// top_module_d11
module top_module_d11(
    i_clk,
    i_reset,
    i_start,
    i_load,
    i_enc_dec,
    i_pt1,
    i_pt2,
    i_key1,
    i_key2,
    i_r,
    o_ct1,
    o_ct2,
    o_done
);
For scale: ~710 I/O pins, roughly 60000 sq um of cells after synthesis.
export LEC_CHECK = 0
export ABC_AREA = 1
export CAP_MARGIN = 25
export CELL_PAD_IN_SITES_DETAIL_PLACEMENT = 2
export CELL_PAD_IN_SITES_GLOBAL_PLACEMENT = 3
export CORE_ASPECT_RATIO = 1.46
export CORE_MARGIN = 2
export CORE_UTILIZATION = 34
export CTS_CLUSTER_DIAMETER = 132
export GPL_ROUTABILITY_DRIVEN = 0
export MAX_ROUTING_LAYER = met4
export MIN_ROUTING_LAYER = met2
export PLACE_DENSITY_LB_ADDON = 0.24
export SETUP_SLACK_MARGIN = 0.66
export SLEW_MARGIN = 30
create_clock -name core_clock -period 3.51 [get_ports {i_clk}]
run.sh (not shown) runs the stock make flow with config.mk's settings and CLKGATE_MAP_FILE=.
The baseline ended with an error in 5_1_grt.
Edit:
==> flow/config.mk (replaced) <==
export PLATFORM = sky130hd
export DESIGN_NAME = top_module_d11
export DESIGN_NICKNAME = top_module_d11
export VERILOG_FILES = /design/flow/design.v
export SDC_FILE = /design/flow/constraint.sdc
export NUM_CORES = 4
export LEC_CHECK = 0
export CAP_MARGIN = 0
export CORE_MARGIN = 2
export CORE_UTILIZATION = 66
export MAX_ROUTING_LAYER = met4
export SLEW_MARGIN = 20
==> flow/constraint.sdc (replaced) <==
create_clock -name core_clock -period 4.04 [get_ports {i_clk}]
set_input_delay 0.8080 -clock core_clock [delete_from_list [all_inputs] [get_ports {i_clk}]]
set_output_delay 0.8080 -clock core_clock [all_outputs]
set_load 0.01 [all_outputs]
Effect: The changed run never finished: it broke off in 5_1_grt with ODB-0269; die area came out lower by well over a third; synthesized cell count came out lower by a quarter to a third; area after synthesis came out lower by a few percent.
Edit:
--- a/flow/config.mk
+++ b/flow/config.mk
@@ -8 +8 @@
-export CAP_MARGIN = 0
+export CAP_MARGIN = 20
@@ -10,2 +10,2 @@
-export CORE_UTILIZATION = 66
-export MAX_ROUTING_LAYER = met4
+export CORE_UTILIZATION = 40
+export SETUP_SLACK_MARGIN = 0.1
==> flow/constraint.sdc (replaced) <==
create_clock -name core_clock -period 5.57 [get_ports {i_clk}]
set_input_delay 1.1140 -clock core_clock [delete_from_list [all_inputs] [get_ports {i_clk}]]
set_output_delay 1.1140 -clock core_clock [all_outputs]
set_load 0.01 [all_outputs]
Effect:
- This time the run finished with timing, DRC and antenna clean
- synthesized cell count is unchanged
- die area rises by 64%
- area after synthesis stays the same
Edit:
--- a/flow/config.mk
+++ b/flow/config.mk
@@ -10 +10 @@
-export CORE_UTILIZATION = 40
+export CORE_UTILIZATION = 65
==> flow/constraint.sdc (replaced) <==
create_clock -name core_clock -period 5.75 [get_ports {i_clk}]
set_input_delay 1.1500 -clock core_clock [delete_from_list [all_inputs] [get_ports {i_clk}]]
set_output_delay 1.1500 -clock core_clock [all_outputs]
set_load 0.01 [all_outputs]
What happened: Worst setup slack degrades by 0.014 ns; sequential cell count is unchanged; design area goes down by 2.4%; via count grows by 4.2%; critical path depth came out lower by 3.
Edit:
--- a/flow/config.mk
+++ b/flow/config.mk
@@ -10 +10 @@
-export CORE_UTILIZATION = 65
+export CORE_UTILIZATION = 40
==> flow/constraint.sdc (replaced) <==
create_clock -name core_clock -period 6.0 [get_ports {i_clk}]
set_input_delay 1.2000 -clock core_clock [delete_from_list [all_inputs] [get_ports {i_clk}]]
set_output_delay 1.2000 -clock core_clock [all_outputs]
set_load 0.01 [all_outputs]
The new run finished with timing, DRC and antenna clean. Worst setup slack improved by 0.18 ns. Design area rose by a few percent.

== pepper ==
top_module_d11 again, from the RTL that the note above started with.
==> flow/design.v (excerpt) <==
module top_module_d11(
    i_clk,
    i_reset,
    i_start,
    i_load,
    i_enc_dec,
    i_pt1,
    i_pt2,
    i_key1,
    i_key2,
    i_r,
    o_ct1,
    o_ct2,
    o_done
);
Settings: LEC_CHECK=0, ABC_AREA=1, CAP_MARGIN=20, CORE_MARGIN=2, CORE_UTILIZATION=72, CTS_CLUSTER_DIAMETER=374, CTS_CLUSTER_SIZE=99, PLACE_DENSITY=0.37, SETUP_SLACK_MARGIN=0.1, SLEW_MARGIN=20; clock period 3.57 ns.
pepper | ERROR | global routing (5_1_grt)
What harbor does differently from pepper at the input level:
# pepper
export LEC_CHECK = 0
export ABC_AREA = 1
export CAP_MARGIN = 20
export CORE_MARGIN = 2
export CORE_UTILIZATION = 72
export CTS_CLUSTER_DIAMETER = 374
export CTS_CLUSTER_SIZE = 99
export PLACE_DENSITY = 0.37
export SETUP_SLACK_MARGIN = 0.1
export SLEW_MARGIN = 20
create_clock -name core_clock -period 3.57 [get_ports {i_clk}]
# harbor
export LEC_CHECK = 0
export CAP_MARGIN = 20
export CORE_MARGIN = 2
export CORE_UTILIZATION = 40
export SETUP_SLACK_MARGIN = 0.1
export SLEW_MARGIN = 20
create_clock -name core_clock -period 5.75 [get_ports {i_clk}]
==> results <==
- The main combinational cell family by area after synthesis comes out XOR/XNOR gates in one run and simple AND/OR/NAND/NOR gates in the other, namely in harbor and pepper respectively.
- harbor: no failed stages, no open violations at the end
- Going from pepper to harbor, post-synthesis area per instance grows by about 27%.
- harbor vs pepper, proportion of synthesized chip area in sequential cells went up by 1.7 points.
- Compared to pepper, harbor was floorplanned on a bigger die.
- Adder and majority cell fraction of the synthesized area (higher): harbor
> inputs changed (harbor -> juniper)
# harbor
export LEC_CHECK = 0
export CAP_MARGIN = 20
export CORE_MARGIN = 2
export CORE_UTILIZATION = 40
export SETUP_SLACK_MARGIN = 0.1
export SLEW_MARGIN = 20
create_clock -name core_clock -period 5.75 [get_ports {i_clk}]
# juniper
export LEC_CHECK = 0
export CAP_MARGIN = 20
export CORE_MARGIN = 2
export CORE_UTILIZATION = 66
export MAX_ROUTING_LAYER = met4
export SLEW_MARGIN = 20
create_clock -name core_clock -period 4.52 [get_ports {i_clk}]
### Flow results
Among harbor and juniper, a clean, completed layout was produced by harbor alone. juniper completed end to end; final checks failed (negative setup slack). juniper vs. harbor: routed wire length -about 2%, amount of wire on met2 after detailed routing -8200 microns, headroom to the max-slew limit -7.2 points, worst slack at placement -0.37 ns.
For fjord, these inputs were changed with respect to juniper:
# juniper
export LEC_CHECK = 0
export CAP_MARGIN = 20
export CORE_MARGIN = 2
export CORE_UTILIZATION = 66
export MAX_ROUTING_LAYER = met4
export SLEW_MARGIN = 20
create_clock -name core_clock -period 4.52 [get_ports {i_clk}]
# fjord
export LEC_CHECK = 0
export CAP_MARGIN = 20
export CORE_MARGIN = 2
export CORE_UTILIZATION = 58
export SLEW_MARGIN = 20
create_clock -name core_clock -period 3.38 [get_ports {i_clk}]
--- outcome ---
Although fjord finished all stages, its layout failed final checks on negative setup slack. Via count (higher): fjord. The number of global-route vias before repair in fjord sits about 9% above the value recorded for juniper. Looking at number of non-filler instances in the completed layout across fjord and juniper, the one that comes out higher is fjord.
Input-level comparison between violet and fjord:
# fjord
export LEC_CHECK = 0
export CAP_MARGIN = 20
export CORE_MARGIN = 2
export CORE_UTILIZATION = 58
export SLEW_MARGIN = 20
create_clock -name core_clock -period 3.38 [get_ports {i_clk}]
# violet
export LEC_CHECK = 0
export CAP_MARGIN = 20
export CORE_MARGIN = 2
export CORE_UTILIZATION = 40
export SETUP_SLACK_MARGIN = 1.05
export SLEW_MARGIN = 20
create_clock -name core_clock -period 5.75 [get_ports {i_clk}]
--- outcome ---
Across fjord and violet, a clean result was obtained everywhere but in fjord.
Although it ran to completion, fjord produced a layout that fails the final checks because of negative setup slack.
On sequential share of layout area: violet sits above fjord.
fjord → violet: die size now larger, number of antenna violations at the first check in global routing now larger, worst hold-check slack now larger, utilization now smaller.
Compared with fjord, in violet synthesized cell count comparable, worst setup slack now larger, average detailed-routed wire length per instance now smaller, total wire length after detailed routing now smaller.
Setup changes, violet to tundra
# violet
export LEC_CHECK = 0
export CAP_MARGIN = 20
export CORE_MARGIN = 2
export CORE_UTILIZATION = 40
export SETUP_SLACK_MARGIN = 1.05
export SLEW_MARGIN = 20
create_clock -name core_clock -period 5.75 [get_ports {i_clk}]
# tundra
export LEC_CHECK = 0
export CAP_MARGIN = 20
export CORE_MARGIN = 2
export CORE_UTILIZATION = 67
export CTS_CLUSTER_SIZE = 35
export MAX_ROUTING_LAYER = met4
export SLEW_MARGIN = 20
create_clock -name core_clock -period 4.04 [get_ports {i_clk}]
## What came out
- tundra did not make it past global routing (5_1_grt), where a tool error ended it.
- Die: tundra smaller than violet
- Status: synthesized cell count parity (violet, tundra)
- Between violet and tundra, the core area is lower for tundra.

top_module_d11 again, from the RTL that the note above started with.
clock: 10.1 ns
lec_check: 0
cap_margin: 20
cell_pad_in_sites_global_placement: 1
core_margin: 9
core_utilization: 35
gpl_routability_driven: 1
hold_slack_margin: 0.04
max_routing_layer: met5
place_density_lb_addon: 0.25
setup_slack_margin: 1.82
slew_margin: 20
tns_end_percent: 90
The baseline completed without violations.
Change:
Settings changed: CELL_PAD_IN_SITES_GLOBAL_PLACEMENT 1 to not set, CORE_MARGIN 9 to 2, CORE_UTILIZATION 35 to 16, GPL_ROUTABILITY_DRIVEN 1 to not set, HOLD_SLACK_MARGIN 0.04 to not set, MAX_ROUTING_LAYER met5 to not set, PLACE_DENSITY_LB_ADDON 0.25 to not set, SETUP_SLACK_MARGIN 1.82 to 0.1, TNS_END_PERCENT 90 to not set.
Clock period 10.1 ns to 7.21 ns, I/O delays scaled along.
After rerunning: The new run finished with timing, DRC and antenna clean. Hold slack gets better by 0.015 ns. Synthesized cell count stays the same. Die size climbs by well over a third. Final cell count climbs by a quarter to a third. Via count climbs by a few percent. Non-clock buffer count climbs by 118.
Change:
Settings changed: ABC_AREA set to 1, CORE_UTILIZATION 16 to 64, CTS_CLUSTER_SIZE set to 99.
Clock period 7.21 ns to 3.57 ns, I/O delays scaled along.
Result: This time the run stopped in global routing (5_1_grt) on GRT-0232; die size falls by 74%; area after synthesis rises by 4.7%; synthesized cell count rises by 33%.
Change:
Settings changed: ABC_AREA 1 to not set, CORE_UTILIZATION 64 to 58, CTS_CLUSTER_SIZE 99 to 46.
Clock period 3.57 ns to 4.76 ns, I/O delays scaled along.
=>
- With this change the flow passed the timing, design-rule and antenna checks
- synthesized cell count drops by 25%
- area after synthesis drops by 4.5%
- die area climbs by 5.4%

top_module_d11 again, from the RTL that the note above started with.
Settings: LEC_CHECK=0, CAP_MARGIN=20, CORE_MARGIN=2, CORE_UTILIZATION=66, MAX_ROUTING_LAYER=met4, SETUP_SLACK_MARGIN=1.14, SLEW_MARGIN=20; clock period 3.97 ns.
The first run died in global routing, error GRT-0232.
==> next run, changes <==
--- a/flow/config.mk
+++ b/flow/config.mk
@@ -9,5 +9,5 @@
 export CORE_MARGIN = 2
-export CORE_UTILIZATION = 66
+export CORE_UTILIZATION = 40
 export MAX_ROUTING_LAYER = met4
-export SETUP_SLACK_MARGIN = 1.14
 export SLEW_MARGIN = 20
+export TNS_END_PERCENT = 65
==> flow/constraint.sdc (replaced) <==
create_clock -name core_clock -period 6.0 [get_ports {i_clk}]
set_input_delay 1.2000 -clock core_clock [delete_from_list [all_inputs] [get_ports {i_clk}]]
set_output_delay 1.2000 -clock core_clock [all_outputs]
set_load 0.01 [all_outputs]
Outcome:
- The new run ran to the end with no violations
- die size went up by 64%
- area after synthesis does not change
- synthesized cell count is unchanged

## 11-15
Starting RTL as in the previous note.
Design top_module_d11, start of the top module:
module top_module_d11(
    i_clk,
    i_reset,
    i_start,
    i_load,
    i_enc_dec,
    i_pt1,
    i_pt2,
    i_key1,
    i_key2,
    i_r,
    o_ct1,
    o_ct2,
    o_done
);
clock: 6.85 ns
lec_check: 0
cap_margin: 20
cell_pad_in_sites_global_placement: 2
core_aspect_ratio: 0.7
core_margin: 5
core_utilization: 27
cts_cluster_diameter: 336
gpl_routability_driven: 0
place_density: 0.82
setup_slack_margin: 1.05
slew_margin: 35
Modified inputs, 07-03 compared to 11-15
# 11-15
export LEC_CHECK = 0
export CAP_MARGIN = 20
export CELL_PAD_IN_SITES_GLOBAL_PLACEMENT = 2
export CORE_ASPECT_RATIO = 0.7
export CORE_MARGIN = 5
export CORE_UTILIZATION = 27
export CTS_CLUSTER_DIAMETER = 336
export GPL_ROUTABILITY_DRIVEN = 0
export PLACE_DENSITY = 0.82
export SETUP_SLACK_MARGIN = 1.05
export SLEW_MARGIN = 35
create_clock -name core_clock -period 6.85 [get_ports {i_clk}]
# 07-03
export LEC_CHECK = 0
export CAP_MARGIN = 20
export CORE_MARGIN = 2
export CORE_UTILIZATION = 71
export PLACE_DENSITY = 0.65
export SLEW_MARGIN = 20
create_clock -name core_clock -period 4.32 [get_ports {i_clk}]
[summary]
Delta (07-03 minus 11-15): worst-case setup slack after placement saw a decrease, number of placement rows saw a decrease.
07-03: standard cell core area lower than 11-15
In the summary table, 07-03 is marked failed, with error GRT-0232 raised in global routing (5_1_grt).
Summary: with 11-15 as the reference, number of placed instances, taps included in 07-03 moved down by more than 10%.

top_module_d11 again, from the RTL that the note above started with.
make LEC_CHECK=0 CAP_MARGIN=20 CORE_MARGIN=2 CORE_UTILIZATION=72 CTS_CLUSTER_DIAMETER=178 CTS_CLUSTER_SIZE=99 PLACE_DENSITY=0.4 SETUP_SLACK_MARGIN=-0.32 SLEW_MARGIN=20 TNS_END_PERCENT=5 finish   # period 3.29 ns
The starting point died in 5_1_grt, error GRT-0116.
Rerun with:
Settings changed: CORE_UTILIZATION 72 to 58, CTS_CLUSTER_DIAMETER 178 to unset, CTS_CLUSTER_SIZE 99 to unset, PLACE_DENSITY 0.4 to unset, SETUP_SLACK_MARGIN -0.32 to unset, TNS_END_PERCENT 5 to unset.
Clock period 3.29 ns to 4.04 ns, I/O delays scaled along.
Effect: This time the run ran to the end with violations: setup timing; synthesized area stays the same; die area climbs by 24%; synthesized cell count does not change.

Starting RTL as in the previous note.
Design top_module_d11, start of the top module:
module top_module_d11(
    i_clk,
    i_reset,
    i_start,
    i_load,
    i_enc_dec,
    i_pt1,
    i_pt2,
    i_key1,
    i_key2,
    i_r,
    o_ct1,
    o_ct2,
    o_done
);
export LEC_CHECK = 0
export CAP_MARGIN = 20
export CELL_PAD_IN_SITES_DETAIL_PLACEMENT = 1
export CELL_PAD_IN_SITES_GLOBAL_PLACEMENT = 2
export CORE_ASPECT_RATIO = 1.73
export CORE_MARGIN = 8
export CORE_UTILIZATION = 40
export CTS_CLUSTER_SIZE = 36
export MAX_ROUTING_LAYER = met4
export SLEW_MARGIN = 5
export TNS_END_PERCENT = 65
create_clock -name core_clock -period 6.0 [get_ports {i_clk}]
The baseline passed the timing, design-rule and antenna checks.
Edit:
- CELL_PAD_IN_SITES_DETAIL_PLACEMENT: 1 -> 0
- CORE_UTILIZATION: 40 -> 30
- GPL_ROUTABILITY_DRIVEN: not set -> 0
- HOLD_SLACK_MARGIN: not set -> 0.04
- MAX_ROUTING_LAYER: met4 -> met5
- PLACE_DENSITY_LB_ADDON: not set -> 0.06
What happened: The new run went through all stages and came out clean; final area came out higher slightly; hold slack hardly moves; die size came out higher by a quarter to a third.
Edit:
- ABC_AREA: not set -> 1
- CELL_PAD_IN_SITES_DETAIL_PLACEMENT: 0 -> not set
- CELL_PAD_IN_SITES_GLOBAL_PLACEMENT: 2 -> not set
- CORE_ASPECT_RATIO: 1.73 -> not set
- CORE_MARGIN: 8 -> 2
- CORE_UTILIZATION: 30 -> 21
- CTS_CLUSTER_SIZE: 36 -> 44
- GPL_ROUTABILITY_DRIVEN: 0 -> not set
- HOLD_SLACK_MARGIN: 0.04 -> not set
- MAX_ROUTING_LAYER: met5 -> not set
- PLACE_DENSITY_LB_ADDON: 0.06 -> not set
- SETUP_SLACK_MARGIN: not set -> 0.1
- SLEW_MARGIN: 5 -> 20
- TNS_END_PERCENT: 65 -> not set
The new run completed without violations; count of clock-buffer cells in the layout increases by 37; final area climbs by a few percent; first-iteration DRC count came out higher by well over a third.
Edit:
- ABC_AREA: 1 -> not set
- CELL_PAD_IN_SITES_DETAIL_PLACEMENT: not set -> 1
- CORE_ASPECT_RATIO: not set -> 1.73
- CORE_MARGIN: 2 -> 8
- CORE_UTILIZATION: 21 -> 40
- CTS_CLUSTER_SIZE: 44 -> not set
- MAX_ROUTING_LAYER: not set -> met4
- SETUP_SLACK_MARGIN: 0.1 -> not set
- TNS_END_PERCENT: not set -> 65
Cell area falls by 8.4%.
Via count falls by 19%.
Die area falls by 46%.
Register-to-register slack got worse by 0.05 ns.
Global-route usage rises by 12 points.
Sequential share of layout area rises by 2.6 points.
Hold slack got worse by 0.021 ns.
Worst setup slack got worse by 0.0074 ns.
Edit:
- CELL_PAD_IN_SITES_DETAIL_PLACEMENT: 1 -> 0
- CELL_PAD_IN_SITES_GLOBAL_PLACEMENT: not set -> 2
- CTS_CLUSTER_SIZE: not set -> 36
- GPL_ROUTABILITY_DRIVEN: not set -> 0
- MAX_ROUTING_LAYER: met4 -> met5
- SLEW_MARGIN: 20 -> 5
=> The changed run finished clean. Synthesized area does not change. Final area hardly moves. Routed wire length goes down by 4.8%. Cell count came out lower by 0.37%.
Edit:
- CORE_MARGIN: 8 -> 10
- CORE_UTILIZATION: 40 -> 30
- HOLD_SLACK_MARGIN: not set -> 0.04
- PLACE_DENSITY: not set -> 0.78
- TNS_END_PERCENT: 65 -> 50
Outcome: Flip-flop count does not change. Fmax stays flat. Count of clock-buffer cells in the layout came out higher by 3. Critical path depth came out lower by 2. Cell count came out higher by 9.3%. Design area came out higher by 2.2%. Area after synthesis does not change. Setup slack improves by 0.0062 ns.
